willow:
==> flow/design.v (excerpt) <==
module apb_top #(parameter ADDRESS=8, parameter DATA =8, parameter LOCATION=64)(
input PCLK,PRESETn,transfer,READ_WRITE,
input [ADDRESS-1:0] apb_write_paddr,apb_read_paddr,
input [DATA-1:0] apb_write_data,
output [DATA-1:0] apb_read_data_out);
For scale: about 3000 cells after synthesis, ~530 flip-flops, roughly 36 I/O pins, roughly 25000 µm² of cells after synthesis.
make LEC_CHECK=0 ABC_AREA=1 CAP_MARGIN=35 CORE_MARGIN=2 CORE_UTILIZATION=68 CTS_CLUSTER_DIAMETER=383 CTS_CLUSTER_SIZE=18 SETUP_SLACK_MARGIN=0.66 SLEW_MARGIN=20 finish   # period 2.5 ns
run.sh (not shown) runs the stock make flow with config.mk's settings and CLKGATE_MAP_FILE=.
FAIL willow @ global routing: tool exited with error
Relative to willow, the following input files were edited for harbor:
Settings: swapping 68 for 40 in CORE_UTILIZATION; clearing ABC_AREA, which used to be 1; putting PLACE_DENSITY at 0.6 where nothing was set; clearing SETUP_SLACK_MARGIN, which used to be 0.66; clearing CTS_CLUSTER_SIZE, which used to be 18; swapping 35 for 20 in CAP_MARGIN; clearing CTS_CLUSTER_DIAMETER, which used to be 383; swapping 2.5 for 4.5 in the clock period (ns, I/O delays scaled along).
harbor ran to completion and came out clean on the timing, DRC and antenna checks.
Changes observed in harbor relative to willow: post-cts hold buffer count fell by 1; buffers inserted during post-CTS setup optimization went down; setup slack after placement went up.
[inputs] xenon vs harbor
Settings: swapping 40 for 72 in CORE_UTILIZATION; putting CTS_CLUSTER_SIZE at 10 where nothing was set; swapping 0.6 for 0.36 in PLACE_DENSITY; putting SETUP_SLACK_MARGIN at 0.37 where nothing was set; putting ABC_AREA at 1 where nothing was set; swapping 4.5 for 2.5 in the clock period (ns, I/O delays scaled along).
==> comparison <==
xenon closes out successfully: all stages finished, all timing, DRC and antenna checks passed. Compared with harbor, xenon shows a lower worst setup slack. For xenon, the topmost layer with routed signal wires was met4, unlike harbor, where it was met5. Sequential share of layout area was lower in the run labelled xenon. xenon has cell count above what harbor had.
## Diff of input files: quartz against xenon
Settings: SETUP_SLACK_MARGIN: 0.37 -> unset; CTS_CLUSTER_DIAMETER: unset -> 396; PLACE_DENSITY: 0.36 -> 0.37; CORE_ASPECT_RATIO: unset -> 0.91; TNS_END_PERCENT: unset -> 5; HOLD_SLACK_MARGIN: unset -> 0.29; the clock period (ns, I/O delays scaled along): 2.5 -> 1.82.
Results
In quartz the implementation completed, yet the final layout does not meet the checks, the culprit being negative setup slack.
Delta (quartz minus xenon): total of cells resized after clock tree synthesis rose by 98, slew at the pin closest to its max-slew limit fell by 12 ps.
xenon → quartz: layout overhead on the synthesized area now sits higher, portion of the clock cycle consumed by the worst path in the final layout now sits higher, power share of the sequential group now sits lower, setup slack now sits lower, aggregate routed wire length now sits higher.
xenon was smaller in final cell area than quartz.
xenon -> quartz: amount of wire on met2 after detailed routing increased by more than 10%
Changes in fjord relative to quartz:
Settings: CORE_UTILIZATION: 72 -> 70; CTS_CLUSTER_DIAMETER: 396 -> unset; SETUP_SLACK_MARGIN: unset -> 0.65; CTS_CLUSTER_SIZE: 10 -> 25; TNS_END_PERCENT: 5 -> unset; PLACE_DENSITY: 0.37 -> 0.6; CORE_ASPECT_RATIO: 0.91 -> unset; HOLD_SLACK_MARGIN: 0.29 -> unset; the clock period (ns, I/O delays scaled along): 1.82 -> 2.5.
==> comparison <==
What the final checks of fjord revealed, after a flow that finished every stage, was a layout that fails on negative setup slack.
Total power consumption of the routed design, fjord and quartz: smaller value in fjord
Side by side, number of buffers added to fix hold violations after cts turned out lower in fjord than in quartz.
fjord: pin slew with the least headroom to its limit 29 ps above quartz
Share of the clock period used by the worst path after layout down 21 points in fjord wrt quartz
Comparing fjord and quartz, the lower hold slack was measured on fjord.
The higher leakage power figure of fjord and quartz is in quartz.
Delta (fjord minus quartz): final design utilization shrank by 0.66 points, routed wire length shrank by about 4%.
Diff fjord and quartz: final cell count without fillers higher in quartz
Summed area of non-filler cells in the final layout: fjord and quartz compared, higher one is fjord
Compare fjord and quartz | post-detailed-placement half-perimeter wirelength lower: fjord
Power figures rest on the tool's default switching activity, not on a simulated workload.
